==> design.v <==
module DCIM (
    input clk,
    input rst_n,
    input in_valid,
    input [127:0] in_data1,
    input [127:0] in_data2,
    input [127:0] in_data3,
    input [127:0] in_data4, 
    output reg out_valid,
    output reg [12:0] O1,
    output reg [12:0] O2,
    output reg [12:0] O3,
    output reg [12:0] O4
);
reg [127:0] in_data1_dff, in_data2_dff, in_data3_dff, in_data4_dff;
always @(posedge clk) begin
    in_data1_dff <= in_data1;
    in_data2_dff <= in_data2;
    in_data3_dff <= in_data3;
    in_data4_dff <= in_data4;
end
reg in_valid_dff, in_valid_d2, in_valid_d3, in_valid_d4, in_valid_d5, in_valid_d6, in_valid_d7, in_valid_d8;
reg [1:0] cnt;
always @(posedge clk or negedge rst_n) begin
    if (!rst_n) begin
        in_valid_dff <= 1'b0;
        in_valid_d2 <= 1'b0;
        in_valid_d3 <= 1'b0;
        in_valid_d4 <= 1'b0;
        in_valid_d5 <= 1'b0;
        in_valid_d6 <= 1'b0;
        in_valid_d7 <= 1'b0;
        in_valid_d8 <= 1'b0;
    end
    else begin
        in_valid_dff <= in_valid;
        in_valid_d2 <= in_valid_dff;
        in_valid_d3 <= in_valid_d2;
        in_valid_d4 <= in_valid_d3;
        in_valid_d5 <= in_valid_d4;
        in_valid_d6 <= in_valid_d5;
        in_valid_d7 <= in_valid_d6;
        in_valid_d8 <= in_valid_d7;
    end
end
reg [4:0] sum1_1 [0:15], sum2_1 [0:15], sum3_1 [0:15], sum4_1 [0:15];
reg [5:0] sum1_2 [0:7], sum2_2 [0:7], sum3_2 [0:7], sum4_2 [0:7];
reg [6:0] sum1_3 [0:3], sum2_3 [0:3], sum3_3 [0:3], sum4_3 [0:3];
reg [7:0] sum1_4 [0:1], sum2_4 [0:1], sum3_4 [0:1], sum4_4 [0:1];
reg [8:0] sum1_5, sum2_5, sum3_5, sum4_5;
generate
    genvar i_1;
    for (i_1 = 0; i_1 < 16; i_1 = i_1 + 1) begin
        always @(posedge clk) begin
            sum1_1[i_1] <= in_data1_dff[127-i_1*8:124-i_1*8] + in_data1_dff[123-i_1*8:120-i_1*8];
            sum2_1[i_1] <= in_data2_dff[127-i_1*8:124-i_1*8] + in_data2_dff[123-i_1*8:120-i_1*8];
            sum3_1[i_1] <= in_data3_dff[127-i_1*8:124-i_1*8] + in_data3_dff[123-i_1*8:120-i_1*8];
            sum4_1[i_1] <= in_data4_dff[127-i_1*8:124-i_1*8] + in_data4_dff[123-i_1*8:120-i_1*8];
        end
    end
endgenerate
generate
    genvar i_2;
    for (i_2 = 0; i_2 < 8; i_2 = i_2 + 1) begin
        always @(posedge clk) begin
            sum1_2[i_2] <= sum1_1[i_2*2] + sum1_1[i_2*2+1];
            sum2_2[i_2] <= sum2_1[i_2*2] + sum2_1[i_2*2+1];
            sum3_2[i_2] <= sum3_1[i_2*2] + sum3_1[i_2*2+1];
            sum4_2[i_2] <= sum4_1[i_2*2] + sum4_1[i_2*2+1];
        end
    end
endgenerate
generate
    genvar i_3;
    for (i_3 = 0; i_3 < 4; i_3 = i_3 + 1) begin
        always @(posedge clk) begin
            sum1_3[i_3] <= sum1_2[i_3*2] + sum1_2[i_3*2+1];
            sum2_3[i_3] <= sum2_2[i_3*2] + sum2_2[i_3*2+1];
            sum3_3[i_3] <= sum3_2[i_3*2] + sum3_2[i_3*2+1];
            sum4_3[i_3] <= sum4_2[i_3*2] + sum4_2[i_3*2+1];
        end
    end
endgenerate
generate
    genvar i_4;
    for (i_4 = 0; i_4 < 2; i_4 = i_4 + 1) begin
        always @(posedge clk) begin
            sum1_4[i_4] <= sum1_3[i_4*2] + sum1_3[i_4*2+1];
            sum2_4[i_4] <= sum2_3[i_4*2] + sum2_3[i_4*2+1];
            sum3_4[i_4] <= sum3_3[i_4*2] + sum3_3[i_4*2+1];
            sum4_4[i_4] <= sum4_3[i_4*2] + sum4_3[i_4*2+1];
        end
    end
endgenerate
always @(posedge clk) begin
    sum1_5 <= sum1_4[0] + sum1_4[1];
    sum2_5 <= sum2_4[0] + sum2_4[1];
    sum3_5 <= sum3_4[0] + sum3_4[1];
    sum4_5 <= sum4_4[0] + sum4_4[1];
end
always @(posedge clk or negedge rst_n) begin
    if (!rst_n) begin
        cnt <= 2'd0;
    end
    else begin
        if (in_valid_d6) begin
            cnt <= cnt + 1;
        end
    end
end
reg [12:0] sum1, sum2, sum3, sum4;
always @(posedge clk or negedge rst_n) begin
    if (!rst_n) begin
        sum1 <= 13'b0;
        sum2 <= 13'b0;
        sum3 <= 13'b0;
        sum4 <= 13'b0;
    end
    else begin
        if (in_valid_d6) begin
            if (~|cnt) begin
                sum1 <= sum1_5;
                sum2 <= sum2_5;
                sum3 <= sum3_5;
                sum4 <= sum4_5;
            end else begin
                sum1 <= {sum1[11:0], 1'b0} + sum1_5;
                sum2 <= {sum2[11:0], 1'b0} + sum2_5;
                sum3 <= {sum3[11:0], 1'b0} + sum3_5;
                sum4 <= {sum4[11:0], 1'b0} + sum4_5;
            end
        end
    end
end
always @(posedge clk or negedge rst_n) begin
    if (!rst_n) begin
        O1 <= 13'b0;
        O2 <= 13'b0;
        O3 <= 13'b0;
        O4 <= 13'b0;
    end
    else begin
        if (in_valid_d7 & ~|cnt) begin
            O1 <= sum1;
            O2 <= sum2;
            O3 <= sum3;
            O4 <= sum4;
        end 
        else begin
            O1 <= 13'b0;
            O2 <= 13'b0;
            O3 <= 13'b0;
            O4 <= 13'b0;
        end
    end
end
always @(posedge clk or negedge rst_n) begin
    if (!rst_n) begin
        out_valid <= 1'b0;
    end
    else begin
        if (in_valid_d7 & ~|cnt) begin
            out_valid <= 1'b1;
        end
        else begin
            out_valid <= 1'b0;
        end
    end
end
endmodule
==> run.sh <==
#!/bin/bash
# the make line also repeats each setting of config.mk as NAME=value (left out here)
make -C /OpenROAD-flow-scripts/flow DESIGN_CONFIG=/design/flow/config.mk WORK_HOME=/design/flow/orfs CLKGATE_MAP_FILE= finish
==> config.mk <==
export PLATFORM = sky130hd
export DESIGN_NAME = DCIM
export DESIGN_NICKNAME = DCIM
export VERILOG_FILES = /design/flow/design.v
export SDC_FILE = /design/flow/constraint.sdc
export NUM_CORES = 4
export LEC_CHECK = 0
export ABC_AREA = 1
export CAP_MARGIN = 35
export CORE_ASPECT_RATIO = 1.36
export CORE_MARGIN = 2
export CORE_UTILIZATION = 48
export CTS_CLUSTER_DIAMETER = 21
export GPL_ROUTABILITY_DRIVEN = 1
export GPL_TIMING_DRIVEN = 0
export HOLD_SLACK_MARGIN = 0.2
export MIN_ROUTING_LAYER = met2
export SETUP_SLACK_MARGIN = 0.11
export SLEW_MARGIN = 20
export TNS_END_PERCENT = 20
==> constraint.sdc <==
create_clock -name core_clock -period 1.39 [get_ports {clk}]
set_input_delay 0.2780 -clock core_clock [delete_from_list [all_inputs] [get_ports {clk}]]
set_output_delay 0.2780 -clock core_clock [all_outputs]
set_load 0.01 [all_outputs]
==> results of run 1 <==
## final cells by class
cell class	count	area [µm²]
antenna	37	92.6
buffer	23	211
timing repair buffer	1143	11300
multi-input combinational	2683	23900
clock inverter	182	2550
tap	1410	1760
clock buffer	466	10100
sequential	1350	27800
fill	6691	25400
inverter	615	2310
## through the flow
step                setup TNS (ns)  area [µm²]
finish                      -21.15       80000
global route                -33.50       79900
CTS                         -22.00       78300
detailed placement          -30.66       58500
global placement           -542.88       58400
floorplan                    -1.14       51000
## routing by layer
metal  global-route usage  up-vias
li1                     -    18300
met1                    -    18800
met2                0.473    13000
met3                0.404     1336
met4               0.0872       15
met5               0.0333        -
## repair_timing
action / in CTS / in global routing
setup endpoints to repair: 367 / 528
pin swaps: 146 / 150
hold buffers: 515 / 0
buffers inserted: 9 / 52
gates resized: 737 / 323
hold endpoints to repair: 627 / 0
==> impl_metrics.yaml, run 1 <==
# implementation run metrics
floorplanning:
  fp_util: 0.483
  row_count: 139
  dieArea_um2: 109000
  coreArea_um2: 105000
  die_width_um: 283
  dieHeight_um: 384
  ios: 568
timing:
  fin_skew_ns: 0.0740
  whs_ns: 0.344
  period_used_share: 1.24
  finalSetupViolCount: 145
  hold_viol_final: 0
  drv_slew: 0
  rsz0062_at_grt: "yes"
  worst_slack_ns: -0.338
  worstMarginPinSlew_ns: 0.465
  relSlewSlack: 0.690
  period_needed_ns: 1.73
  fmax_mhz: 579
place:
  dp.final_hpwl_um: 80800
  placed_cells: 6649
  portBuffers: 567
  routabilityCongestion: 0.885
  dp_slack_ns: -0.424
global_routing:
  grt_pass1_wl_um: 203000
  grt_overflow: 0
  gr-usage-all-layers: 0.354
  grt_start_max_net_pins: 75
  antenna_found_initial: 0
  grt_pass1_vias: 57700
drt:
  drc_errors: 0
  drtPass1Iterations: 44
  ant_nets: 0
  wl_per_cell_um: 16.4
  wl_met1_um: 0
  highest_layer: "met5"
  met2_length_um: 75700
  viasPerCell: 6.51
  routed_wl_um: 130000
  wl_met3_um: 42800
  dr_total_vias: 51500
  drtIter0Drc: 6815
logic_synthesis:
  top_cells_by_area: "dfxtp_1 (49%), ha_1 (16%), dfrtp_1 (5.6%)"
  synth_flop_count: 1350
  top_cells_by_count: "dfxtp_1 (1,236), ha_1 (633), nand2_1 (619)"
  synth_chip_area_um2: 50900
  synth-compound-area-share: 0.0660
  top_area_cell: "dfxtp_1"
  fa_ha_area_frac: 0.206
  netlist_area_um2: 50900
  yosysTopAreaCellShare: 0.486
  ys_cells: 4671
  logic_family: "adder cells"
  ys.flop_type: "dfxtp_1"
  edf_count: 0
  ys_types: 32
  async_flop_share: 0.0844
  synthMostInstantiatedCell: "dfxtp_1"
  mux_share: 0
  synthCells: 4671
  ys_sh_xor: 0.0583
  synth.avg_cell_area_um2: 10.9
  postSynthNetCount: 5947
  yosysWarnings: 17
  simple_gate_area_frac: 0.0803
  postSynthSeqShare: 0.542
worst_hold_path:
  hp-class: "reg -> reg"
  hold_depth: 0
  holdPathEnd: "in_valid_d4$_DFF_PN0_"
  min_from: "in_valid_d3$_DFF_PN0_"
layout:
  stdcell_count: 7909
  area_growth_pct: 57.1
  final_nets: 7455
  utilization: 0.759
setup_path:
  critPathLaunch: "O4[3]$_DFF_PN0_"
  reg2reg_from: "sum1[0]$_DFFE_PN0P_"
  path_class: "reg -> out"
  crit_family: "flip-flops"
  r2r_cells: 12
  max_stage_delay_ns: 0.47
  crit_end: "O4[3]"
  reg2reg_slack_ns: -0.29
  timing.critical_path.buf_inv: 1
  reg2reg_to: "sum1[7]$_DFFE_PN0P_"
  cp_max_fo: 1
  cp.arrival_ns: 1.45
  worstSetupPathDepth: 1
  end_kind: "primary output"
  crit_slowest_cell: "dfrtp_2"
  start_kind: "flip-flop"
  cp_cell_sequence: "buf_6"
  worstPathRequired_ns: 1.11
clock_tree:
  clk_pin_slew_ns: 0.04
  cts_root_buf: "clkbuf_16"
  numCtsBuffers: 363
  clk_latency_ns: 0.91
  clockBufferDepth: 4
  cts.sinks: 1350
  htreeDepth: 5
  cts_tree: "built"
power:
  power_frac_seq: 0.278
  pwr-share-comb: 0.295
  clkPwrFrac: 0.428
  p_switching_uw: 61600
  power.density_nw_per_um2: 2490
  p_sw_frac: 0.309
  powerClk_uw: 85200
  leakage_uw: 0.0368
  total_power_uw: 199000
  maxPowerGroup: "the clock network"
  internal-power_uw: 138000
  pg_comb_uw: 58700
  ir_drop_uv: 1420
  pg_seq_uw: 55300
run_status:
  checkFailReasons: "setup timing"
  status: "failed layout checks"
flow_run:
  cap_violations: 0
  tool_warnings: 31
==> run 2, diff against run 1 <==
- ABC_AREA: 1 -> not set
- CAP_MARGIN: 35 -> 20
- CORE_ASPECT_RATIO: 1.36 -> not set
- CORE_UTILIZATION: 48 -> 40
- CTS_CLUSTER_DIAMETER: 21 -> not set
- GPL_ROUTABILITY_DRIVEN: 1 -> not set
- GPL_TIMING_DRIVEN: 0 -> not set
- HOLD_SLACK_MARGIN: 0.2 -> not set
- MIN_ROUTING_LAYER: met2 -> not set
- SETUP_SLACK_MARGIN: 0.11 -> not set
- TNS_END_PERCENT: 20 -> not set
- clock period: 1.39 -> 1.67 ns (I/O delays scaled with it)
==> impl_metrics.yaml, run 2 <==
# implementation run metrics
power:
  pg_comb_uw: 46600
  pg_seq_uw: 44800
  p_sw_frac: 0.316
  ir_drop_uv: 949
  powerClk_uw: 32600
  power.density_nw_per_um2: 1790
  power_frac_seq: 0.362
  maxPowerGroup: "combinational cells"
  clkPwrFrac: 0.263
  internal-power_uw: 84800
  leakage_uw: 0.0319
  p_switching_uw: 39200
  pwr-share-comb: 0.375
layout:
  seqCellArea_um2: 27600
  final_area_um2: 69400
  mi_logic_area_um2: 22300
  fillCellCount: 10300
  utilization: 0.554
  area_growth_pct: 38.0
  final_nets: 6660
logic_synthesis:
  mux_share: 0.00279
  yosysTopAreaCellShare: 0.492
  top_cells_by_area: "dfxtp_1 (49%), ha_1 (16%), dfrtp_1 (5.7%)"
  yosysWarnings: 17
  fa_ha_area_frac: 0.209
  ys_types: 51
  ys_sh_xor: 0.0640
  top_area_cell: "dfxtp_1"
  async_flop_share: 0.0844
  synthMostInstantiatedCell: "dfxtp_1"
  synth-compound-area-share: 0.0891
  postSynthSeqShare: 0.549
  ys.flop_type: "dfxtp_1"
  synthCells: 4120
  postSynthNetCount: 5396
  synth_chip_area_um2: 50300
  ys_cells: 4120
  top_cells_by_count: "dfxtp_1 (1,236), ha_1 (633), inv_1 (398)"
  logic_family: "adder cells"
  netlist_area_um2: 50300
  edf_count: 0
  synth.avg_cell_area_um2: 12.2
  simple_gate_area_frac: 0.0545
  synth_flop_count: 1350
drt:
  drtPass1Iterations: 5
  drc_errors: 0
  wl_per_cell_um: 14.9
  ant_nets: 0
  dr_total_vias: 31700
  routed_wl_um: 107000
  drtIter0Drc: 984
  viasPerCell: 4.43
run_status:
  status: "failed layout checks"
  checkFailReasons: "setup timing"
setup_path:
  reg2reg_from: "sum4[0]$_DFFE_PN0P_"
  crit_end: "sum4[9]$_DFFE_PN0P_"
  cp_cell_sequence: "ha_2 -> inv_2 -> fa_2 -> nor2b_4 -> o31a_1 -> o22ai_2 -> o2111a_1 -> a221o_1"
  r2r_cells: 8
  reg2reg_slack_ns: -0.34
  cp.arrival_ns: 2.65
  timing.critical_path.buf_inv: 1
  worstPathRequired_ns: 2.30
  worstSetupPathDepth: 8
  start_kind: "flip-flop"
  path_class: "reg -> reg"
  reg2reg_to: "sum4[9]$_DFFE_PN0P_"
  crit_slowest_cell: "fa_2"
  critPathLaunch: "sum4[0]$_DFFE_PN0P_"
  end_kind: "flip-flop"
  max_stage_delay_ns: 0.36
  cp_max_fo: 4
  crit_family: "AND-OR/OR-AND gates"
floorplanning:
  die_width_um: 358
  row_count: 130
  fp_util: 0.402
  coreArea_um2: 125000
  dieHeight_um: 358
  dieArea_um2: 128000
  ios: 568
timing:
  finalSetupViolCount: 34
  relSlewSlack: 0.523
  fmax_mhz: 497
  period_used_share: 1.21
  rsz0062_at_grt: "yes"
  drv_slew: 0
  fin_skew_ns: 0.0230
  period_needed_ns: 2.01
  worst_slack_ns: -0.344
  hold_viol_final: 0
  worstMarginPinSlew_ns: 0.714
global_routing:
  grt_pass1_vias: 33400
  grt_overflow: 0
  grt_start_max_net_pins: 69
  gr-usage-all-layers: 0.168
  grt_pass1_wl_um: 168000
  antenna_found_initial: 16
place:
  routabilityCongestion: 0.804
  dp.final_hpwl_um: 79900
  placed_area_um2: 59300
  portBuffers: 567
flow_run:
  tool_warnings: 30
  cap_violations: 0
clock_tree:
  clockBufferDepth: 3
  numCtsBuffers: 146
  htreeDepth: 4
  cts_root_buf: "clkbuf_16"
  cts_tree: "built"
  cts.sinks: 1350
  clk_latency_ns: 0.76
  clk_pin_slew_ns: 0.06
worst_hold_path:
  hold_depth: 1
  hp-class: "in -> reg"
  holdPathEnd: "in_data4_dff[47]$_DFF_P_"
  min_from: "in_data4[47]"
==> run 2: layout make-up <==
type	count	area share
flip-flops and latches	1350	0.398
multi-input cells	2343	0.321
repair buffers	1145	0.157
clock buffers	203	0.0613
inverters	398	0.0215
well taps	1650	0.0298
clock inverters	57	0.0104
diodes	5	0.000180
==> run 2: what timing repair did <==
action,CTS,global route
setup buffers,12,16
endpoints found under the hold margin,525,1
resized,314,139
hold buffers,413,1
pin swaps,91,83
endpoints found under the setup margin,105,116
==> run 2: metal layers <==
| metal | wire length [µm] | global-route usage | part of all wire |
|---|---|---|---|
| met1 | 47400 | 0.207 | 0.44 |
| met2 | 52100 | 0.290 | 0.49 |
| met3 | 4500 | 0.0356 | 0.042 |
| met4 | 2780 | 0.0562 | 0.026 |
| met5 | 51 | 0 | 0.00048 |
==> run 2: stage by stage <==
stage          setup TNS (ns)  setup WS [ns]  hold WS, ns  total power [µW]  std cells
6_report                -6.00         -0.344       0.0486            124000       7151
5_1_grt                 -9.62         -0.405     0.000991            133000       7148
3_3_place_gp            -6.68         -0.393        0.262             86600       6454
4_1_cts                 -5.56         -0.316     0.000220            123000       7137
2_1_floorplan           -2.70         -0.268       0.0384             71600       4120
3_5_place_dp            -7.83         -0.466        0.263             87100       6454
==> run 3, diff against run 2 <==
- ABC_AREA: not set -> 1
- CAP_MARGIN: 20 -> 10
- CELL_PAD_IN_SITES_GLOBAL_PLACEMENT: not set -> 1
- CORE_ASPECT_RATIO: not set -> 0.91
- CORE_MARGIN: 2 -> 6
- CORE_UTILIZATION: 40 -> 36
- CTS_CLUSTER_SIZE: not set -> 26
- GPL_ROUTABILITY_DRIVEN: not set -> 1
- MAX_ROUTING_LAYER: not set -> met4
- MIN_ROUTING_LAYER: not set -> met2
- PLACE_DENSITY_LB_ADDON: not set -> 0.15
- SETUP_SLACK_MARGIN: not set -> 0.52
- clock period: 1.67 -> 2.23 ns (I/O delays scaled with it)
==> impl_metrics.yaml, run 3 <==
# implementation run metrics
global_routing:
  grt_pass1_wl_um: 177000
  antenna_found_initial: 0
  gr-usage-all-layers: 0.232
  grt_overflow: 0
  grt_pass1_vias: 51400
  grt_start_max_net_pins: 52
drt:
  ant_nets: 0
  routed_wl_um: 112000
  wl_per_cell_um: 15.2
  drc_errors: 0
  viasPerCell: 6.02
  dr_total_vias: 44400
  drtPass1Iterations: 6
  drtIter0Drc: 3346
logic_synthesis:
  synth_flop_count: 1350
  ys_sh_xor: 0.0583
  synthCells: 4671
  ys_types: 32
  logic_family: "adder cells"
  synth_chip_area_um2: 50900
  async_flop_share: 0.0844
  top_cells_by_count: "dfxtp_1 (1,236), ha_1 (633), nand2_1 (619)"
  fa_ha_area_frac: 0.206
  simple_gate_area_frac: 0.0803
  yosysTopAreaCellShare: 0.486
  synth.avg_cell_area_um2: 10.9
  netlist_area_um2: 50900
  top_area_cell: "dfxtp_1"
  ys.flop_type: "dfxtp_1"
  synth-compound-area-share: 0.0660
  edf_count: 0
  yosysWarnings: 17
  synthMostInstantiatedCell: "dfxtp_1"
  ys_cells: 4671
  postSynthNetCount: 5947
  top_cells_by_area: "dfxtp_1 (49%), ha_1 (16%), dfrtp_1 (5.6%)"
  mux_share: 0
  postSynthSeqShare: 0.542
setup_path:
  path_class: "reg -> out"
  end_kind: "primary output"
  cp_max_fo: 1
  reg2reg_slack_ns: 0.60
  reg2reg_to: "sum1_4[0][6]$_DFF_P_"
  timing.critical_path.buf_inv: 1
  start_kind: "flip-flop"
  crit_family: "flip-flops"
  crit_slowest_cell: "dfrtp_2"
  r2r_cells: 10
  critPathLaunch: "O4[9]$_DFF_PN0_"
  cp.arrival_ns: 1.34
  worstPathRequired_ns: 1.78
  crit_end: "O4[9]"
  reg2reg_from: "sum1_3[1][0]$_DFF_P_"
  worstSetupPathDepth: 1
  max_stage_delay_ns: 0.44
  cp_cell_sequence: "buf_6"
timing:
  fmax_mhz: 559
  relSlewSlack: 0.569
  worst_slack_ns: 0.442
  hold_viol_final: 0
  worstMarginPinSlew_ns: 0.646
  fin_skew_ns: 0.0287
  finalSetupViolCount: 0
  drv_slew: 0
  period_needed_ns: 1.79
  rsz0062_at_grt: "yes"
  setup_tns_ns: 0
  period_used_share: 0.802
  whs_ns: 0.122
power:
  p_switching_uw: 29300
  pg_seq_uw: 33400
  power.density_nw_per_um2: 1350
  power_frac_seq: 0.383
  pg_comb_uw: 28300
  leakage_uw: 0.0305
  clkPwrFrac: 0.293
  ir_drop_uv: 821
  p_sw_frac: 0.336
  total_power_uw: 87300
  powerClk_uw: 25600
  internal-power_uw: 58000
  pwr-share-comb: 0.325
  maxPowerGroup: "sequential cells"
clock_tree:
  clk_latency_ns: 0.76
  clockBufferDepth: 3
  htreeDepth: 4
  numCtsBuffers: 150
  cts_root_buf: "clkbuf_16"
  cts_tree: "built"
  cts.sinks: 1350
  clk_pin_slew_ns: 0.06
layout:
  area_growth_pct: 26.6
  final_nets: 6668
  fillCellCount: 13300
floorplanning:
  fp_util: 0.363
  row_count: 131
  dieHeight_um: 371
  coreArea_um2: 140000
  ios: 568
  dieArea_um2: 151000
  die_width_um: 406
place:
  dp.final_hpwl_um: 84900
  dp_slack_ns: 0.489
  portBuffers: 567
  routabilityCongestion: 0.836
flow_run:
  tool_warnings: 29
  cap_violations: 0
run_status:
  status: "no timing/DRC/antenna violations"
worst_hold_path:
  hold_depth: 1
  holdPathEnd: "in_data4_dff[107]$_DFF_P_"
  hp-class: "in -> reg"
  min_from: "in_data4[107]"
[run 3: cell type report]
class                           count  area [µm²]  area share
Multi-Input combinational cell   2683       21200       0.328
Clock buffer                      227        4490      0.0696
Inverter                          615        2310      0.0358
Clock inverter                     40         708      0.0110
Tap cell                         1862        2330      0.0361
Timing Repair Buffer              592        5830      0.0905
Antenna cell                       14        35.0    0.000543
Sequential cell                  1350       27600       0.428
[run 3: repair_timing]
item	in CTS	in global routing
pin swaps	0	17
endpoints found under the hold margin	45	0
buffers inserted	0	10
hold buffers	1	0
cloned	0	0
setup endpoints to repair	60	98
gates resized	261	83
[run 3: per-layer routing]
layer	global-route usage	wire, µm	up-vias
met4	0.0357	4140	0
met5	-	0	-
met3	0.317	44700	447
met1	-	0	17000
met2	0.263	63100	10400
li1	-	-	16600
[run 3: through the flow]
step / area [µm²] / utilization / cells
final: 64500 / 0.460 / 7383
after global routing: 64400 / 0.459 / 7369
after floorplan: 50900 / - / 4671
after global placement: 58900 / 0.420 / 7091
after CTS: 64000 / 0.456 / 7359
after detailed placement: 58900 / 0.420 / 7091
==> run 4, diff against run 3 <==
- ABC_AREA: 1 -> 0
- CAP_MARGIN: 10 -> 20
- CELL_PAD_IN_SITES_GLOBAL_PLACEMENT: 1 -> not set
- CORE_ASPECT_RATIO: 0.91 -> not set
- CORE_MARGIN: 6 -> 2
- CORE_UTILIZATION: 36 -> 70
- CTS_CLUSTER_DIAMETER: not set -> 372
- CTS_CLUSTER_SIZE: 26 -> not set
- GPL_ROUTABILITY_DRIVEN: 1 -> 0
- MAX_ROUTING_LAYER: met4 -> not set
- MIN_ROUTING_LAYER: met2 -> met1
- PLACE_DENSITY_LB_ADDON: 0.15 -> not set
- SETUP_SLACK_MARGIN: 0.52 -> 0.07
- SLEW_MARGIN: 20 -> 15
- clock period: 2.23 -> 1.57 ns (I/O delays scaled with it)
==> impl_metrics.yaml, run 4 <==
# implementation run metrics
power:
  clkPwrFrac: 0.225
  internal-power_uw: 94800
  p_switching_uw: 53700
  p_sw_frac: 0.362
  maxPowerGroup: "combinational cells"
  pg_comb_uw: 66100
  leakage_uw: 0.0308
  power_frac_seq: 0.330
  powerClk_uw: 33500
  power.density_nw_per_um2: 2220
  pg_seq_uw: 49000
  pwr-share-comb: 0.445
  total_power_uw: 149000
  ir_drop_uv: 1440
global_routing:
  grt_busiest_layer: "met2"
  use_met3: 0.0541
  grt_overflow: 0
  met1_usage: 0.357
  grt_pass1_wl_um: 194000
  grt_pass1_vias: 37400
  grt_start_max_net_pins: 61
  gr-usage-all-layers: 0.335
  antenna_found_initial: 15
  use_met2: 0.631
logic_synthesis:
  ys_sh_xor: 0.0640
  netlist_area_um2: 50300
  synth.avg_cell_area_um2: 12.2
  yosysWarnings: 17
  yosysTopAreaCellShare: 0.492
  logic_family: "adder cells"
  simple_gate_area_frac: 0.0545
  synthMostInstantiatedCell: "dfxtp_1"
  synthCells: 4120
  synth_chip_area_um2: 50300
  async_flop_share: 0.0844
  top_cells_by_count: "dfxtp_1 (1,236), ha_1 (633), inv_1 (398)"
  ys.flop_type: "dfxtp_1"
  ys_types: 51
  top_area_cell: "dfxtp_1"
  ys_cells: 4120
  top_cells_by_area: "dfxtp_1 (49%), ha_1 (16%), dfrtp_1 (5.7%)"
  edf_count: 0
  synth-compound-area-share: 0.0891
  synth_flop_count: 1350
  postSynthNetCount: 5396
  fa_ha_area_frac: 0.209
  mux_share: 0.00279
  postSynthSeqShare: 0.549
timing:
  hold_viol_final: 0
  rsz0062_at_grt: "yes"
  fin_skew_ns: 0.0238
  relSlewSlack: 0.501
  fmax_mhz: 445
  worstMarginPinSlew_ns: 0.742
  period_used_share: 1.43
  drv_slew: 0
  worst_slack_ns: -0.676
  period_needed_ns: 2.25
  finalSetupViolCount: 127
  setup_tns_ns: -21.48
clock_tree:
  cts_tree: "built"
  cts.sinks: 1350
  numCtsBuffers: 133
  htreeDepth: 4
  clk_pin_slew_ns: 0.07
  clk_latency_ns: 0.74
  cts_root_buf: "clkbuf_16"
  clockBufferDepth: 3
setup_path:
  reg2reg_to: "sum4[9]$_DFFE_PN0P_"
  path_class: "reg -> reg"
  timing.critical_path.buf_inv: 1
  crit_end: "sum4[9]$_DFFE_PN0P_"
  crit_family: "AND-OR/OR-AND gates"
  max_stage_delay_ns: 0.42
  reg2reg_from: "sum4[0]$_DFFE_PN0P_"
  cp_cell_sequence: "ha_2 -> inv_2 -> fa_2 -> nor2b_4 -> o31a_1 -> o22ai_2 -> o2111a_1 -> a221o_1"
  crit_slowest_cell: "fa_2"
  r2r_cells: 8
  start_kind: "flip-flop"
  worstSetupPathDepth: 8
  critPathLaunch: "sum4[0]$_DFFE_PN0P_"
  cp.arrival_ns: 2.86
  cp_max_fo: 4
  worstPathRequired_ns: 2.19
  reg2reg_slack_ns: -0.68
  end_kind: "flip-flop"
drt:
  viasPerCell: 5.90
  dr_total_vias: 36300
  wl_per_cell_um: 25.2
  routed_wl_um: 155000
  drc_errors: 0
  ant_nets: 0
  drtIter0Drc: 2727
  drtPass1Iterations: 6
floorplanning:
  ios: 568
  die_width_um: 272
  fp_util: 0.705
  dieArea_um2: 74000
  coreArea_um2: 71200
  dieHeight_um: 272
  row_count: 98
layout:
  seqCellArea_um2: 27800
  area_growth_pct: 33.4
  fillCellCount: 1955
  utilization: 0.941
  final_nets: 6364
  final_area_um2: 67000
  mi_logic_area_um2: 23800
place:
  dp.final_hpwl_um: 75800
  placed_area_um2: 58800
  portBuffers: 567
worst_hold_path:
  holdPathEnd: "in_data2_dff[79]$_DFF_P_"
  hp-class: "in -> reg"
  hold_depth: 1
  min_from: "in_data2[79]"
flow_run:
  tool_warnings: 32
  cap_violations: 0
run_status:
  checkFailReasons: "setup timing"
  status: "failed layout checks"
-- run 4: repair_timing --
item                                    CTS  global route
pin swaps                               190           268
hold buffers                              5             0
resized                                 602           386
gates cloned                              0             1
hold endpoints to repair                118             0
endpoints found under the setup margin  208           272
buffers inserted                         70            81
-- run 4: stage by stage --
| step | worst slack [ns] | hold WS (ns) | cells |
|---|---|---|---|
| after floorplan | -0.367 | 0.0184 | 4120 |
| after global placement | -0.388 | 0.173 | 5773 |
| after detailed placement | -0.463 | 0.175 | 5774 |
| after CTS | -0.486 | 0.000687 | 6079 |
| after global routing | -0.700 | 0.00791 | 6146 |
| final | -0.676 | 0.0103 | 6148 |
-- run 4: metal layers --
| layer | wire (µm) | vias up | part of all wire |
|---|---|---|---|
| li1 | - | 15700 | - |
| met1 | 52500 | 17700 | 0.34 |
| met2 | 79700 | 2010 | 0.51 |
| met3 | 10500 | 848 | 0.068 |
| met4 | 12000 | 16 | 0.078 |
| met5 | 109 | - | 0.00070 |
-- run 4: layout make-up --
type	instances	area share
repair buffers	862	0.122
flip-flops and latches	1350	0.414
diodes	6	0.000224
well taps	950	0.0177
clock inverters	50	0.00926
clock buffers	189	0.0588
inverters	398	0.0223
multi-input cells	2343	0.355
==> run 5, diff against run 4 <==
- ABC_AREA: 0 -> 1
- CORE_UTILIZATION: 70 -> 72
- CTS_CLUSTER_SIZE: not set -> 15
- PLACE_DENSITY: not set -> 0.76
- SETUP_SLACK_MARGIN: 0.07 -> 0.76
- clock period: 1.57 -> 2.54 ns (I/O delays scaled with it)
==> impl_metrics.yaml, run 5 <==
# implementation run metrics
floorplanning:
  dieArea_um2: 72900
  die_width_um: 270
  row_count: 97
  dieHeight_um: 270
  fp_util: 0.727
  coreArea_um2: 70000
  ios: 568
drt:
  ant_nets: 0
  drc_errors: 0
  wl_per_cell_um: 16.6
  drtIter0Drc: 1937
  routed_wl_um: 104000
  dr_total_vias: 33200
  drtPass1Iterations: 5
  viasPerCell: 5.28
setup_path:
  crit_family: "flip-flops"
  worstPathRequired_ns: 2.03
  reg2reg_from: "sum2_3[0][0]$_DFF_P_"
  reg2reg_slack_ns: 0.82
  path_class: "reg -> out"
  crit_end: "O4[1]"
  worstSetupPathDepth: 1
  crit_slowest_cell: "dfrtp_1"
  cp_max_fo: 1
  reg2reg_to: "sum2_4[0][6]$_DFF_P_"
  start_kind: "flip-flop"
  max_stage_delay_ns: 0.44
  cp_cell_sequence: "buf_2"
  cp.arrival_ns: 1.26
  critPathLaunch: "O4[1]$_DFF_PN0_"
  end_kind: "primary output"
  timing.critical_path.buf_inv: 1
  r2r_cells: 10
logic_synthesis:
  synth_chip_area_um2: 50900
  postSynthSeqShare: 0.542
  edf_count: 0
  ys.flop_type: "dfxtp_1"
  ys_types: 32
  async_flop_share: 0.0844
  postSynthNetCount: 5947
  logic_family: "adder cells"
  synth.avg_cell_area_um2: 10.9
  netlist_area_um2: 50900
  yosysTopAreaCellShare: 0.486
  synth_flop_count: 1350
  top_cells_by_count: "dfxtp_1 (1,236), ha_1 (633), nand2_1 (619)"
  synthCells: 4671
  top_area_cell: "dfxtp_1"
  ys_cells: 4671
  synth-compound-area-share: 0.0660
  synthMostInstantiatedCell: "dfxtp_1"
  top_cells_by_area: "dfxtp_1 (49%), ha_1 (16%), dfrtp_1 (5.6%)"
  simple_gate_area_frac: 0.0803
  fa_ha_area_frac: 0.206
  ys_sh_xor: 0.0583
  yosysWarnings: 17
  mux_share: 0
timing:
  period_needed_ns: 1.77
  drv_slew: 0
  relSlewSlack: 0.552
  setup_tns_ns: 0
  hold_viol_final: 0
  rsz0062_at_grt: "yes"
  worstMarginPinSlew_ns: 0.672
  period_used_share: 0.696
  fmax_mhz: 566
  finalSetupViolCount: 0
  fin_skew_ns: 0.0186
clock_tree:
  clockBufferDepth: 3
  cts.sinks: 1350
  htreeDepth: 3
  numCtsBuffers: 99
  cts_tree: "built"
  cts_root_buf: "clkbuf_16"
  clk_pin_slew_ns: 0.07
  clk_latency_ns: 0.66
power:
  internal-power_uw: 44000
  p_sw_frac: 0.347
  ir_drop_uv: 784
  pg_seq_uw: 29000
  clkPwrFrac: 0.208
  pg_comb_uw: 24300
  pwr-share-comb: 0.361
  p_switching_uw: 23400
  leakage_uw: 0.0292
  power.density_nw_per_um2: 1120
  power_frac_seq: 0.431
  powerClk_uw: 14000
  maxPowerGroup: "sequential cells"
global_routing:
  gr-usage-all-layers: 0.285
  grt_pass1_vias: 35000
  grt_overflow: 0
  antenna_found_initial: 7
  grt_start_max_net_pins: 52
  grt_pass1_wl_um: 168000
worst_hold_path:
  hp-class: "in -> reg"
  holdPathEnd: "in_data2_dff[59]$_DFF_P_"
  min_from: "in_data2[59]"
  hold_depth: 1
flow_run:
  cap_violations: 0
  tool_warnings: 29
layout:
  stdcell_count: 6298
  final_nets: 6608
  fillCellCount: 3618
  area_growth_pct: 18.4
place:
  dp.final_hpwl_um: 77800
  portBuffers: 567
  placed_cells: 6163
run_status:
  status: "no timing/DRC/antenna violations"
-- run 5: layout make-up --
class                   count  area, µm²  share of cell area
diodes                      5       12.5            0.000207
inverters                 615       2310              0.0383
clock inverters             5       55.1            0.000913
clock buffers             117       2590              0.0429
repair buffers            583       5600              0.0929
multi-input cells        2683      21000               0.348
well taps                 940       1180              0.0195
flip-flops and latches   1350      27600               0.458
-- run 5: through the flow --
step / hold slack [ns] / setup slack [ns] / cell area (µm²) / total power, µW / utilization
finish: 0.279 / 0.773 / 60300 / 67300 / 0.861
floorplan: 0.212 / 0.955 / 50900 / 46200 / -
CTS: 0.249 / 0.756 / 60200 / 67200 / 0.860
global placement: 0.336 / 0.866 / 57800 / 52000 / 0.825
global route: 0.259 / 0.708 / 60300 / 72000 / 0.861
detailed placement: 0.336 / 0.775 / 57800 / 53000 / 0.825
-- run 5: metal layers --
metal / vias to the layer above / wire length [µm] / global-route usage
met3: 254 / 4290 / 0.0395
li1: 16400 / - / -
met2: 846 / 54700 / 0.533
met4: 4 / 4080 / 0.114
met1: 15700 / 41300 / 0.326
met5: - / 32 / 0
-- run 5: timing repair --
item                       in CTS  in global routing
setup endpoints to repair      54                 31
resized                       200                 31
cloned                          0                  0
hold endpoints to repair       45                  0
hold buffers                    1                  0
pin swaps                       0                  4
buffers inserted                0                  7
==> run 6, diff against run 5 <==
- ABC_AREA: 1 -> not set
- CORE_ASPECT_RATIO: not set -> 1.36
- CORE_UTILIZATION: 72 -> 40
- CTS_CLUSTER_DIAMETER: 372 -> not set
- CTS_CLUSTER_SIZE: 15 -> not set
- GPL_ROUTABILITY_DRIVEN: 0 -> not set
- HOLD_SLACK_MARGIN: not set -> 0.2
- MIN_ROUTING_LAYER: met1 -> not set
- PLACE_DENSITY: 0.76 -> not set
- SETUP_SLACK_MARGIN: 0.76 -> 0.11
- SLEW_MARGIN: 15 -> 20
- TNS_END_PERCENT: not set -> 90
- clock period: 2.54 -> 2.4 ns (I/O delays scaled with it)
==> impl_metrics.yaml, run 6 <==
# implementation run metrics
timing:
  hold_viol_final: 0
  whs_ns: 0.307
  fin_skew_ns: 0.0238
  rsz0062_at_grt: "yes"
  period_used_share: 0.932
  worstMarginPinSlew_ns: 0.999
  finalSetupViolCount: 0
  period_needed_ns: 2.24
  setup_tns_ns: 0
  relSlewSlack: 0.333
  fmax_mhz: 447
  drv_slew: 0
worst_hold_path:
  hold_depth: 1
  holdPathEnd: "in_data2_dff[40]$_DFF_P_"
  min_from: "in_data2[40]"
  hp-class: "in -> reg"
drt:
  ant_nets: 0
  viasPerCell: 4.48
  routed_wl_um: 108000
  drtIter0Drc: 906
  drc_errors: 0
  dr_total_vias: 31600
  drtPass1Iterations: 6
  wl_per_cell_um: 15.2
setup_path:
  r2r_cells: 8
  path_class: "reg -> reg"
  worstPathRequired_ns: 3.02
  start_kind: "flip-flop"
  timing.critical_path.buf_inv: 1
  crit_slowest_cell: "fa_1"
  cp.arrival_ns: 2.86
  reg2reg_to: "sum1[7]$_DFFE_PN0P_"
  critPathLaunch: "sum1[0]$_DFFE_PN0P_"
  reg2reg_slack_ns: 0.16
  max_stage_delay_ns: 0.41
  cp_cell_sequence: "ha_2 -> inv_1 -> fa_1 -> nor2b_2 -> o31a_1 -> o22ai_2 -> and4b_1 -> or3_1"
  worstSetupPathDepth: 8
  cp_max_fo: 4
  crit_end: "sum1[7]$_DFFE_PN0P_"
  crit_family: "simple AND/OR/NAND/NOR gates"
  reg2reg_from: "sum1[0]$_DFFE_PN0P_"
  end_kind: "flip-flop"
power:
  power.density_nw_per_um2: 1160
  power_frac_seq: 0.392
  internal-power_uw: 53900
  leakage_uw: 0.0312
  p_switching_uw: 24500
  p_sw_frac: 0.312
  pg_comb_uw: 26100
  ir_drop_uv: 779
  pwr-share-comb: 0.333
  clkPwrFrac: 0.275
  pg_seq_uw: 30700
  maxPowerGroup: "sequential cells"
  powerClk_uw: 21600
floorplanning:
  fp_util: 0.403
  dieHeight_um: 417
  dieArea_um2: 129000
  die_width_um: 308
  coreArea_um2: 125000
  ios: 568
  row_count: 151
logic_synthesis:
  top_cells_by_area: "dfxtp_1 (49%), ha_1 (16%), dfrtp_1 (5.7%)"
  netlist_area_um2: 50300
  ys_cells: 4120
  top_cells_by_count: "dfxtp_1 (1,236), ha_1 (633), inv_1 (398)"
  synth_chip_area_um2: 50300
  yosysWarnings: 17
  synth-compound-area-share: 0.0891
  fa_ha_area_frac: 0.209
  synthMostInstantiatedCell: "dfxtp_1"
  ys.flop_type: "dfxtp_1"
  postSynthNetCount: 5396
  logic_family: "adder cells"
  ys_sh_xor: 0.0640
  edf_count: 0
  synth.avg_cell_area_um2: 12.2
  async_flop_share: 0.0844
  top_area_cell: "dfxtp_1"
  yosysTopAreaCellShare: 0.492
  ys_types: 51
  synth_flop_count: 1350
  mux_share: 0.00279
  simple_gate_area_frac: 0.0545
  synthCells: 4120
  postSynthSeqShare: 0.549
global_routing:
  grt_pass1_wl_um: 170000
  grt_pass1_vias: 33900
  antenna_found_initial: 17
  gr-usage-all-layers: 0.169
  grt_start_max_net_pins: 54
  grt_overflow: 0
layout:
  area_growth_pct: 34.8
  final_nets: 6597
  final_area_um2: 67700
clock_tree:
  cts.sinks: 1350
  cts_tree: "built"
  clockBufferDepth: 3
  clk_pin_slew_ns: 0.06
  cts_root_buf: "clkbuf_16"
  clk_latency_ns: 0.75
  htreeDepth: 4
  numCtsBuffers: 137
place:
  routabilityCongestion: 0.806
  portBuffers: 567
  dp.final_hpwl_um: 78300
  placed_area_um2: 57900
flow_run:
  cap_violations: 0
  tool_warnings: 29
run_status:
  status: "no timing/DRC/antenna violations"
run 6: per-stage QoR:
step / setup WS (ns) / util / cells / total power (µW)
2_1_floorplan: 0.348 / - / 4120 / 49200
3_3_place_gp: 0.195 / 0.465 / 6273 / 56500
3_5_place_dp: 0.117 / 0.465 / 6273 / 56800
4_1_cts: 0.0951 / 0.542 / 7033 / 79500
5_1_grt: 0.0700 / 0.543 / 7053 / 84300
6_report: 0.163 / 0.543 / 7053 / 78300
run 6: metal layers:
metal / vias up / part of all wire / global-route usage / wire length (µm)
met2: 590 / 0.53 / 0.317 / 56700
met3: 237 / 0.038 / 0.0337 / 4090
met1: 14600 / 0.39 / 0.178 / 41900
met5: - / 0.00037 / 0 / 40
met4: 6 / 0.045 / 0.0853 / 4810
li1: 16200 / - / - / -
run 6: cell type report:
cell class,instances,area (µm²)
timing repair buffer,1091,10900
clock inverter,48,542
tap,1606,2010
inverter,398,1490
clock buffer,202,4070
fill,10400,57000
antenna,15,37.5
multi-input combinational,2343,21100
sequential,1350,27600
run 6: repair_timing:
action,4_1_cts,5_1_grt
setup endpoints to repair,20,8
setup buffers,0,5
hold buffers,510,0
pin swaps,0,5
resized,19,10
hold endpoints to repair,621,0
==> run 7, diff against run 6 <==
- CELL_PAD_IN_SITES_GLOBAL_PLACEMENT: not set -> 3
- CORE_ASPECT_RATIO: 1.36 -> 1.12
- CORE_UTILIZATION: 40 -> 21
- CTS_CLUSTER_SIZE: not set -> 70
- GPL_ROUTABILITY_DRIVEN: not set -> 0
- HOLD_SLACK_MARGIN: 0.2 -> not set
- MIN_ROUTING_LAYER: not set -> met2
- PLACE_DENSITY: not set -> 0.84
- SETUP_SLACK_MARGIN: 0.11 -> not set
- TNS_END_PERCENT: 90 -> not set
- clock period: 2.4 -> 3.62 ns (I/O delays scaled with it)
==> impl_metrics.yaml, run 7 <==
# implementation run metrics
run_status:
  status: "no timing/DRC/antenna violations"
setup_path:
  crit_family: "buffers and inverters"
  reg2reg_slack_ns: 1.27
  crit_slowest_cell: "clkdlybuf4s50_1"
  end_kind: "primary output"
  max_stage_delay_ns: 0.62
  path_class: "reg -> out"
  reg2reg_from: "sum1[0]$_DFFE_PN0P_"
  cp.arrival_ns: 1.93
  r2r_cells: 8
  worstSetupPathDepth: 1
  critPathLaunch: "O2[3]$_DFF_PN0_"
  cp_cell_sequence: "clkdlybuf4s50_1"
  reg2reg_to: "sum1[7]$_DFFE_PN0P_"
  crit_end: "O2[3]"
  timing.critical_path.buf_inv: 1
  start_kind: "flip-flop"
  worstPathRequired_ns: 2.90
  cp_max_fo: 2
clock_tree:
  cts_tree: "built"
  htreeDepth: 4
  clk_pin_slew_ns: 0.06
  clockBufferDepth: 4
  cts_root_buf: "clkbuf_16"
  cts_setup_buffers: 0
  cts.sinks: 1350
  clk_latency_ns: 0.81
  numCtsBuffers: 164
logic_synthesis:
  ys.flop_type: "dfxtp_1"
  fa_ha_area_frac: 0.209
  postSynthNetCount: 5396
  synthCells: 4120
  mux_share: 0.00279
  simple_gate_area_frac: 0.0545
  ys_sh_xor: 0.0640
  netlist_area_um2: 50300
  synth-compound-area-share: 0.0891
  top_cells_by_count: "dfxtp_1 (1,236), ha_1 (633), inv_1 (398)"
  yosysWarnings: 17
  ys_cells: 4120
  logic_family: "adder cells"
  top_cells_by_area: "dfxtp_1 (49%), ha_1 (16%), dfrtp_1 (5.7%)"
  yosysTopAreaCellShare: 0.492
  edf_count: 0
  synth.avg_cell_area_um2: 12.2
  synth_flop_count: 1350
  ys_types: 51
  synth_chip_area_um2: 50300
  synthMostInstantiatedCell: "dfxtp_1"
  async_flop_share: 0.0844
  postSynthSeqShare: 0.549
  top_area_cell: "dfxtp_1"
timing:
  period_needed_ns: 2.65
  hold_viol_final: 0
  setup_tns_ns: 0
  finalSetupViolCount: 0
  worstMarginPinSlew_ns: 1.13
  rsz0062_at_grt: "no"
  period_used_share: 0.733
  drv_slew: 0
  fmax_mhz: 377
  relSlewSlack: 0.246
  fin_skew_ns: 0.0645
floorplanning:
  fp_util: 0.211
  coreArea_um2: 239000
  ios: 568
  dieHeight_um: 522
  row_count: 190
  dieArea_um2: 243000
  die_width_um: 466
worst_hold_path:
  min_from: "in_valid_d2$_DFF_PN0_"
  hp-class: "reg -> reg"
  hold_depth: 0
  holdPathEnd: "in_valid_d3$_DFF_PN0_"
layout:
  fillCellCount: 24700
  utilization: 0.274
  area_growth_pct: 30.0
  final_nets: 6109
  final_area_um2: 65300
global_routing:
  grt_start_max_net_pins: 55
  grt_overflow: 0
  grt_busiest_layer: "met3"
  use_met2: 0.169
  grt_pass1_vias: 49100
  gr-usage-all-layers: 0.148
  use_met3: 0.207
  met1_usage: 0
  grt_pass1_wl_um: 182000
  antenna_found_initial: 0
drt:
  wl_per_cell_um: 14.7
  drtPass1Iterations: 6
  viasPerCell: 5.09
  routed_wl_um: 120000
  dr_total_vias: 41500
  drc_errors: 0
  drtIter0Drc: 2799
  ant_nets: 0
place:
  portBuffers: 567
  placed_area_um2: 59900
  dp.final_hpwl_um: 90300
flow_run:
  tool_warnings: 26
  cap_violations: 0
power:
  power_frac_seq: 0.377
  clkPwrFrac: 0.301
  pg_seq_uw: 20500
  p_sw_frac: 0.326
  maxPowerGroup: "sequential cells"
  pg_comb_uw: 17500
  total_power_uw: 54500
  p_switching_uw: 17800
  power.density_nw_per_um2: 834
  leakage_uw: 0.0293
  powerClk_uw: 16400
  ir_drop_uv: 499
  pwr-share-comb: 0.322
  internal-power_uw: 36700
run 7: layout make-up:
| cell class | instances | area (µm²) | area share |
|---|---|---|---|
| Antenna cell | 31 | 77.6 | 0.00119 |
| Sequential cell | 1350 | 27600 | 0.422 |
| Timing Repair Buffer | 576 | 5760 | 0.0881 |
| Multi-Input combinational cell | 2343 | 21100 | 0.322 |
| Clock inverter | 58 | 671 | 0.0103 |
| Clock buffer | 229 | 4700 | 0.0719 |
| Inverter | 398 | 1490 | 0.0229 |
| Tap cell | 3168 | 3960 | 0.0607 |
run 7: timing repair:
item                                   in CTS  in global routing
resized                                     0                  0
hold buffers                                1                  0
endpoints found under the hold margin      43                  0
run 7: metal layers:
metal | vias up | part of all wire
met2 | 10300 | 0.52
met1 | 15600 | 0
met4 | 12 | 0.044
met5 | - | 0.0062
met3 | 475 | 0.43
li1 | 15200 | -
run 7: per-stage QoR:
stage	cells	hold slack (ns)	worst slack [ns]
2_1_floorplan	4120	0.331	1.57
3_3_place_gp	7834	0.345	1.36
3_5_place_dp	7834	0.343	1.34
4_1_cts	8122	0.239	0.816
5_1_grt	8122	0.259	0.752
6_report	8153	0.323	0.968
==> run 8, diff against run 7 <==
- CELL_PAD_IN_SITES_GLOBAL_PLACEMENT: 3 -> not set
- CORE_ASPECT_RATIO: 1.12 -> not set
- CORE_UTILIZATION: 21 -> 72
- CTS_CLUSTER_DIAMETER: not set -> 318
- CTS_CLUSTER_SIZE: 70 -> 14
- GPL_ROUTABILITY_DRIVEN: 0 -> not set
- HOLD_SLACK_MARGIN: not set -> -0.09
- MIN_ROUTING_LAYER: met2 -> not set
- PLACE_DENSITY: 0.84 -> not set
- SETUP_SLACK_MARGIN: not set -> -0.13
- clock period: 3.62 -> 1.78 ns (I/O delays scaled with it)
==> impl_metrics.yaml, run 8 <==
# implementation run metrics
timing:
  relSlewSlack: 0.512
  worstMarginPinSlew_ns: 0.731
  finalSetupViolCount: 38
  hold_viol_final: 0
  fmax_mhz: 492
  drv_slew: 0
  fin_skew_ns: 0.0179
  worst_slack_ns: -0.251
  rsz0062_at_grt: "yes"
  period_needed_ns: 2.03
  period_used_share: 1.14
logic_synthesis:
  postSynthSeqShare: 0.549
  postSynthNetCount: 5396
  simple_gate_area_frac: 0.0545
  fa_ha_area_frac: 0.209
  ys_sh_xor: 0.0640
  netlist_area_um2: 50300
  ys.flop_type: "dfxtp_1"
  async_flop_share: 0.0844
  synth_chip_area_um2: 50300
  synthCells: 4120
  ys_cells: 4120
  top_area_cell: "dfxtp_1"
  synth.avg_cell_area_um2: 12.2
  ys_types: 51
  edf_count: 0
  synthMostInstantiatedCell: "dfxtp_1"
  top_cells_by_area: "dfxtp_1 (49%), ha_1 (16%), dfrtp_1 (5.7%)"
  yosysTopAreaCellShare: 0.492
  synth_flop_count: 1350
  synth-compound-area-share: 0.0891
  top_cells_by_count: "dfxtp_1 (1,236), ha_1 (633), inv_1 (398)"
  yosysWarnings: 17
  logic_family: "adder cells"
  mux_share: 0.00279
drt:
  drtPass1Iterations: 5
  drc_errors: 0
  wl_per_cell_um: 19.3
  drtIter0Drc: 1891
  viasPerCell: 5.42
  routed_wl_um: 113000
  ant_nets: 0
  dr_total_vias: 31700
setup_path:
  reg2reg_from: "sum4[0]$_DFFE_PN0P_"
  crit_family: "AND-OR/OR-AND gates"
  crit_slowest_cell: "dfrtp_1"
  reg2reg_to: "sum4[9]$_DFFE_PN0P_"
  worstSetupPathDepth: 8
  cp.arrival_ns: 2.58
  max_stage_delay_ns: 0.39
  crit_end: "sum4[9]$_DFFE_PN0P_"
  r2r_cells: 8
  end_kind: "flip-flop"
  reg2reg_slack_ns: -0.25
  critPathLaunch: "sum4[0]$_DFFE_PN0P_"
  path_class: "reg -> reg"
  cp_max_fo: 4
  worstPathRequired_ns: 2.33
  start_kind: "flip-flop"
  timing.critical_path.buf_inv: 1
  cp_cell_sequence: "ha_4 -> inv_2 -> fa_2 -> nor2b_2 -> o31a_1 -> o22ai_2 -> o2111a_1 -> a221o_1"
floorplanning:
  dieHeight_um: 268
  ios: 568
  row_count: 96
  coreArea_um2: 68800
  dieArea_um2: 71900
  fp_util: 0.730
  die_width_um: 268
clock_tree:
  clockBufferDepth: 3
  clk_pin_slew_ns: 0.07
  cts.sinks: 1350
  cts_root_buf: "clkbuf_16"
  cts_tree: "built"
  clk_latency_ns: 0.67
  numCtsBuffers: 106
  htreeDepth: 3
run_status:
  status: "failed layout checks"
  checkFailReasons: "setup timing"
place:
  dp_slack_ns: -0.239
  routabilityCongestion: 0.895
  portBuffers: 567
  dp.final_hpwl_um: 79700
power:
  power_frac_seq: 0.407
  pg_seq_uw: 41500
  p_switching_uw: 33900
  leakage_uw: 0.0291
  power.density_nw_per_um2: 1670
  powerClk_uw: 21000
  clkPwrFrac: 0.206
  ir_drop_uv: 975
  pwr-share-comb: 0.387
  internal-power_uw: 68100
  p_sw_frac: 0.333
  pg_comb_uw: 39500
  total_power_uw: 102000
  maxPowerGroup: "sequential cells"
layout:
  final_nets: 6147
  area_growth_pct: 21.7
  utilization: 0.889
worst_hold_path:
  hold_depth: 1
  holdPathEnd: "in_data3_dff[53]$_DFF_P_"
  min_from: "in_data3[53]"
  hp-class: "in -> reg"
global_routing:
  grt_pass1_wl_um: 172000
  grt_start_max_net_pins: 56
  antenna_found_initial: 27
  grt_overflow: 0
  grt_pass1_vias: 34200
  gr-usage-all-layers: 0.309
flow_run:
  tool_warnings: 33
  cap_violations: 0
[run 8: stage by stage]
stage	instance area [µm²]	hold slack, ns	cells	setup TNS, ns
2_1_floorplan	50300	0.0604	4120	-1.28
3_3_place_gp	57800	0.255	5688	-2.36
3_5_place_dp	57800	0.257	5688	-3.95
4_1_cts	60700	0.0916	5822	-6.38
5_1_grt	61200	0.0947	5838	-8.05
6_report	61200	0.119	5840	-3.67
[run 8: cell type report]
cell class	instances	area (µm²)
clock inverters	5	77.6
fillers	2998	7660
well taps	931	1160
inverters	398	1490
clock buffers	126	2770
diodes	15	37.5
repair buffers	672	6520
multi-input cells	2343	21500
flip-flops and latches	1350	27600
[run 8: timing repair]
action | CTS | global route
setup endpoints to repair | 47 | 58
buffers inserted | 2 | 4
pin swaps | 18 | 37
endpoints found under the hold margin | 114 | 0
hold buffers | 1 | 0
resized | 36 | 91
[run 8: metal layers]
layer / vias to the layer above / wire, µm / GRT usage
met1: 15200 / 42800 / 0.346
met2: 899 / 58600 / 0.563
met4: 22 / 5410 / 0.153
li1: 15300 / - / -
met3: 337 / 5660 / 0.0560
met5: - / 136 / 0
==> run 9, diff against run 8 <==
- ABC_AREA: not set -> 1
- CAP_MARGIN: 20 -> 25
- CORE_ASPECT_RATIO: not set -> 1.4
- CORE_MARGIN: 2 -> 8
- CORE_UTILIZATION: 72 -> 47
- CTS_CLUSTER_DIAMETER: 318 -> 372
- CTS_CLUSTER_SIZE: 14 -> not set
- GPL_ROUTABILITY_DRIVEN: not set -> 1
- GPL_TIMING_DRIVEN: not set -> 1
- HOLD_SLACK_MARGIN: -0.09 -> not set
- MAX_ROUTING_LAYER: not set -> met4
- MIN_ROUTING_LAYER: not set -> met2
- PLACE_DENSITY_LB_ADDON: not set -> 0.0
- SETUP_SLACK_MARGIN: -0.13 -> 0.32
- SLEW_MARGIN: 20 -> 40
- TNS_END_PERCENT: not set -> 90
- clock period: 1.78 -> 3.05 ns (I/O delays scaled with it)
==> impl_metrics.yaml, run 9 <==
# implementation run metrics
run_status:
  status: "no timing/DRC/antenna violations"
clock_tree:
  post_cts_resized: 0
  clk_pin_slew_ns: 0.06
  holdBufCountCts: 1
  clk_latency_ns: 0.75
  cts.sinks: 1350
  cts_setup_buffers: 0
  cts_tree: "built"
  cts_root_buf: "clkbuf_16"
  htreeDepth: 4
  clockBufferDepth: 3
  numCtsBuffers: 134
setup_path:
  end_kind: "primary output"
  critPathLaunch: "O2[1]$_DFF_PN0_"
  reg2reg_to: "O1[3]$_DFF_PN0_"
  crit_family: "buffers and inverters"
  worstSetupPathDepth: 1
  cp.arrival_ns: 1.79
  reg2reg_from: "cnt[0]$_DFFE_PN0P_"
  max_stage_delay_ns: 0.70
  crit_slowest_cell: "clkdlybuf4s50_1"
  crit_end: "O2[1]"
  r2r_cells: 5
  cp_max_fo: 1
  path_class: "reg -> out"
  worstPathRequired_ns: 2.44
  timing.critical_path.buf_inv: 1
  start_kind: "flip-flop"
  reg2reg_slack_ns: 1.12
  cp_cell_sequence: "clkdlybuf4s50_1"
worst_hold_path:
  hp-class: "in -> reg"
  hold_depth: 1
  holdPathEnd: "in_data3_dff[73]$_DFF_P_"
  min_from: "in_data3[73]"
logic_synthesis:
  synth-compound-area-share: 0.0660
  postSynthSeqShare: 0.542
  edf_count: 0
  postSynthNetCount: 5947
  logic_family: "adder cells"
  synth.avg_cell_area_um2: 10.9
  yosysWarnings: 17
  synthCells: 4671
  fa_ha_area_frac: 0.206
  top_area_cell: "dfxtp_1"
  yosysTopAreaCellShare: 0.486
  synth_flop_count: 1350
  mux_share: 0
  netlist_area_um2: 50900
  ys.flop_type: "dfxtp_1"
  simple_gate_area_frac: 0.0803
  async_flop_share: 0.0844
  ys_cells: 4671
  synthMostInstantiatedCell: "dfxtp_1"
  ys_types: 32
  synth_chip_area_um2: 50900
  top_cells_by_area: "dfxtp_1 (49%), ha_1 (16%), dfrtp_1 (5.6%)"
  ys_sh_xor: 0.0583
  top_cells_by_count: "dfxtp_1 (1,236), ha_1 (633), nand2_1 (619)"
timing:
  fin_skew_ns: 0.0208
  rsz0062_at_grt: "no"
  fmax_mhz: 417
  drv_slew: 0
  worstMarginPinSlew_ns: 0.650
  relSlewSlack: 0.564
  finalSetupViolCount: 0
  hold_viol_final: 0
  period_used_share: 0.786
  period_needed_ns: 2.40
  whs_ns: 0.296
  setup_tns_ns: 0
floorplanning:
  die_width_um: 294
  fp_util: 0.471
  dieArea_um2: 119000
  ios: 568
  dieHeight_um: 405
  coreArea_um2: 108000
  row_count: 143
drt:
  routed_wl_um: 108000
  drtPass1Iterations: 47
  dr_total_vias: 44100
  ant_nets: 0
  drtIter0Drc: 4610
  drc_errors: 0
  wl_per_cell_um: 15.6
  viasPerCell: 6.35
global_routing:
  antenna_found_initial: 0
  grt_overflow: 0
  grt_start_max_net_pins: 59
  grt_pass1_wl_um: 172000
  gr-usage-all-layers: 0.286
  grt_pass1_vias: 49500
power:
  power_frac_seq: 0.396
  p_switching_uw: 20500
  maxPowerGroup: "sequential cells"
  powerClk_uw: 16500
  leakage_uw: 0.0300
  p_sw_frac: 0.337
  power.density_nw_per_um2: 968
  clkPwrFrac: 0.271
  total_power_uw: 60900
  pg_seq_uw: 24100
  pwr-share-comb: 0.333
  internal-power_uw: 40400
  pg_comb_uw: 20300
  ir_drop_uv: 676
layout:
  final_area_um2: 63000
  seqCellArea_um2: 27600
  mi_logic_area_um2: 20900
  stdcell_count: 6941
  fillCellCount: 9444
  area_growth_pct: 23.6
  final_nets: 6637
place:
  placed_cells: 6674
  portBuffers: 567
  routabilityCongestion: 0.860
  placed_area_um2: 58400
  dp.final_hpwl_um: 82000
flow_run:
  cap_violations: 0
  tool_warnings: 27
-- run 9: layout make-up --
type                            count  share of cell area
Inverter                          615              0.0367
Multi-Input combinational cell   2683               0.332
Clock buffer                      198              0.0638
Sequential cell                  1350               0.438
Tap cell                         1450              0.0288
Antenna cell                       25            0.000994
Timing Repair Buffer              577              0.0915
Clock inverter                     43             0.00757
-- run 9: stage by stage --
stage,utilization,worst slack (ns)
floorplan,-,1.46
global placement,0.540,1.18
detailed placement,0.540,1.14
CTS,0.582,0.631
global route,0.582,0.570
finish,0.583,0.654
-- run 9: layer usage --
| layer | up-vias | routed length, µm | track usage |
|---|---|---|---|
| li1 | 16500 | - | - |
| met1 | 16900 | 0 | - |
| met2 | 10200 | 64800 | 0.356 |
| met3 | 545 | 37900 | 0.341 |
| met4 | 0 | 5240 | 0.0494 |
| met5 | - | 0 | - |
==> run 10, diff against run 9 <==
- ABC_AREA: 1 -> not set
- CAP_MARGIN: 25 -> 5
- CORE_ASPECT_RATIO: 1.4 -> 1.36
- CORE_MARGIN: 8 -> 2
- CORE_UTILIZATION: 47 -> 40
- CTS_CLUSTER_DIAMETER: 372 -> 391
- GPL_ROUTABILITY_DRIVEN: 1 -> not set
- GPL_TIMING_DRIVEN: 1 -> not set
- HOLD_SLACK_MARGIN: not set -> 0.2
- MAX_ROUTING_LAYER: met4 -> not set
- MIN_ROUTING_LAYER: met2 -> not set
- PLACE_DENSITY_LB_ADDON: 0.0 -> not set
- SETUP_SLACK_MARGIN: 0.32 -> 0.11
- SLEW_MARGIN: 40 -> 20
- clock period: 3.05 -> 1.39 ns (I/O delays scaled with it)
==> impl_metrics.yaml, run 10 <==
# implementation run metrics
run_status:
  status: "failed layout checks"
  checkFailReasons: "setup timing"
layout:
  seqCellArea_um2: 28100
  utilization: 0.614
  fillCellCount: 9423
  final_area_um2: 76500
  final_nets: 7008
  mi_logic_area_um2: 25900
  area_growth_pct: 52.3
drt:
  wl_per_cell_um: 16.1
  ant_nets: 0
  drc_errors: 0
  drtIter0Drc: 785
  dr_total_vias: 33700
  routed_wl_um: 120000
  drtPass1Iterations: 5
  viasPerCell: 4.53
timing:
  period_needed_ns: 2.04
  finalSetupViolCount: 225
  period_used_share: 1.47
  relSlewSlack: 0.578
  worstMarginPinSlew_ns: 0.632
  rsz0062_at_grt: "yes"
  drv_slew: 0
  fin_skew_ns: 0.0237
  fmax_mhz: 490
  worst_slack_ns: -0.650
  setup_tns_ns: -39.57
  hold_viol_final: 0
logic_synthesis:
  edf_count: 0
  top_area_cell: "dfxtp_1"
  netlist_area_um2: 50300
  synth-compound-area-share: 0.0891
  postSynthNetCount: 5396
  synth_flop_count: 1350
  postSynthSeqShare: 0.549
  ys_types: 51
  logic_family: "adder cells"
  top_cells_by_area: "dfxtp_1 (49%), ha_1 (16%), dfrtp_1 (5.7%)"
  synth_chip_area_um2: 50300
  yosysTopAreaCellShare: 0.492
  async_flop_share: 0.0844
  ys_sh_xor: 0.0640
  ys.flop_type: "dfxtp_1"
  yosysWarnings: 17
  ys_cells: 4120
  fa_ha_area_frac: 0.209
  synth.avg_cell_area_um2: 12.2
  top_cells_by_count: "dfxtp_1 (1,236), ha_1 (633), inv_1 (398)"
  mux_share: 0.00279
  simple_gate_area_frac: 0.0545
  synthCells: 4120
  synthMostInstantiatedCell: "dfxtp_1"
global_routing:
  gr-usage-all-layers: 0.182
  grt_overflow: 0
  grt_start_max_net_pins: 37
  grt_pass1_vias: 36600
  antenna_found_initial: 10
  grt_pass1_wl_um: 182000
setup_path:
  worstPathRequired_ns: 2.02
  cp.arrival_ns: 2.67
  cp_max_fo: 2
  max_stage_delay_ns: 0.41
  worstSetupPathDepth: 9
  critPathLaunch: "sum4[0]$_DFFE_PN0P_"
  crit_slowest_cell: "dfrtp_1"
  cp_cell_sequence: "ha_4 -> buf_4 -> buf_6 -> a211oi_2 -> buf_4 -> o31ai_4 -> o31ai_2 -> xnor2_1 -> a221o_1"
  crit_end: "sum4[8]$_DFFE_PN0P_"
  reg2reg_from: "sum4[0]$_DFFE_PN0P_"
  crit_family: "AND-OR/OR-AND gates"
  path_common_cell: "buf_4"
  r2r_cells: 9
  reg2reg_to: "sum4[8]$_DFFE_PN0P_"
  start_kind: "flip-flop"
  timing.critical_path.buf_inv: 3
  end_kind: "flip-flop"
  path_class: "reg -> reg"
  reg2reg_slack_ns: -0.65
flow_run:
  cap_violations: 0
  tool_warnings: 30
clock_tree:
  clk_latency_ns: 0.77
  htreeDepth: 4
  numCtsBuffers: 137
  clk_pin_slew_ns: 0.06
  cts_root_buf: "clkbuf_16"
  cts_tree: "built"
  clockBufferDepth: 3
  cts.sinks: 1350
power:
  pg_seq_uw: 55200
  leakage_uw: 0.0338
  p_sw_frac: 0.322
  maxPowerGroup: "combinational cells"
  power_frac_seq: 0.336
  power.density_nw_per_um2: 2140
  pwr-share-comb: 0.440
  pg_comb_uw: 72200
  p_switching_uw: 52800
  ir_drop_uv: 1390
  internal-power_uw: 111000
  clkPwrFrac: 0.224
  powerClk_uw: 36800
place:
  routabilityCongestion: 0.817
  portBuffers: 567
  placed_area_um2: 61100
  dp.final_hpwl_um: 83000
floorplanning:
  ios: 568
  fp_util: 0.403
  die_width_um: 308
  row_count: 151
  dieArea_um2: 129000
  dieHeight_um: 417
  coreArea_um2: 125000
worst_hold_path:
  holdPathEnd: "in_valid_d4$_DFF_PN0_"
  hp-class: "reg -> reg"
  hold_depth: 0
  min_from: "in_valid_d3$_DFF_PN0_"
==> run 10: metal layers <==
layer	GRT usage	wire, µm
met5	0	0
met4	0.0821	4620
met3	0.0317	4270
met2	0.342	64300
met1	0.195	46400
==> run 10: final cells by class <==
cell class	count	share of cell area
tap	1606	0.0263
multi-input combinational	2343	0.339
timing repair buffer	1502	0.189
sequential	1350	0.367
inverter	398	0.0195
clock inverter	50	0.00773
antenna	6	0.000196
clock buffer	193	0.0513
==> run 10: metrics by stage <==
step / std cells / total power (µW) / hold WS, ns / worst slack, ns
CTS: 7363 / 157000 / 0.362 / -0.619
global placement: 6549 / 110000 / 0.267 / -0.599
global route: 7448 / 175000 / 0.363 / -0.720
finish: 7448 / 164000 / 0.362 / -0.650
floorplan: 4120 / 89000 / -0.0176 / -0.547
detailed placement: 6549 / 111000 / 0.264 / -0.645
==> run 10: what timing repair did <==
action,4_1_cts,5_1_grt
hold endpoints to repair,627,0
resized,632,796
hold buffers,515,0
buffers inserted,78,98
endpoints found under the setup margin,385,507
cloned,4,9
pin swaps,313,511
Power and IR drop assume default switching activity.
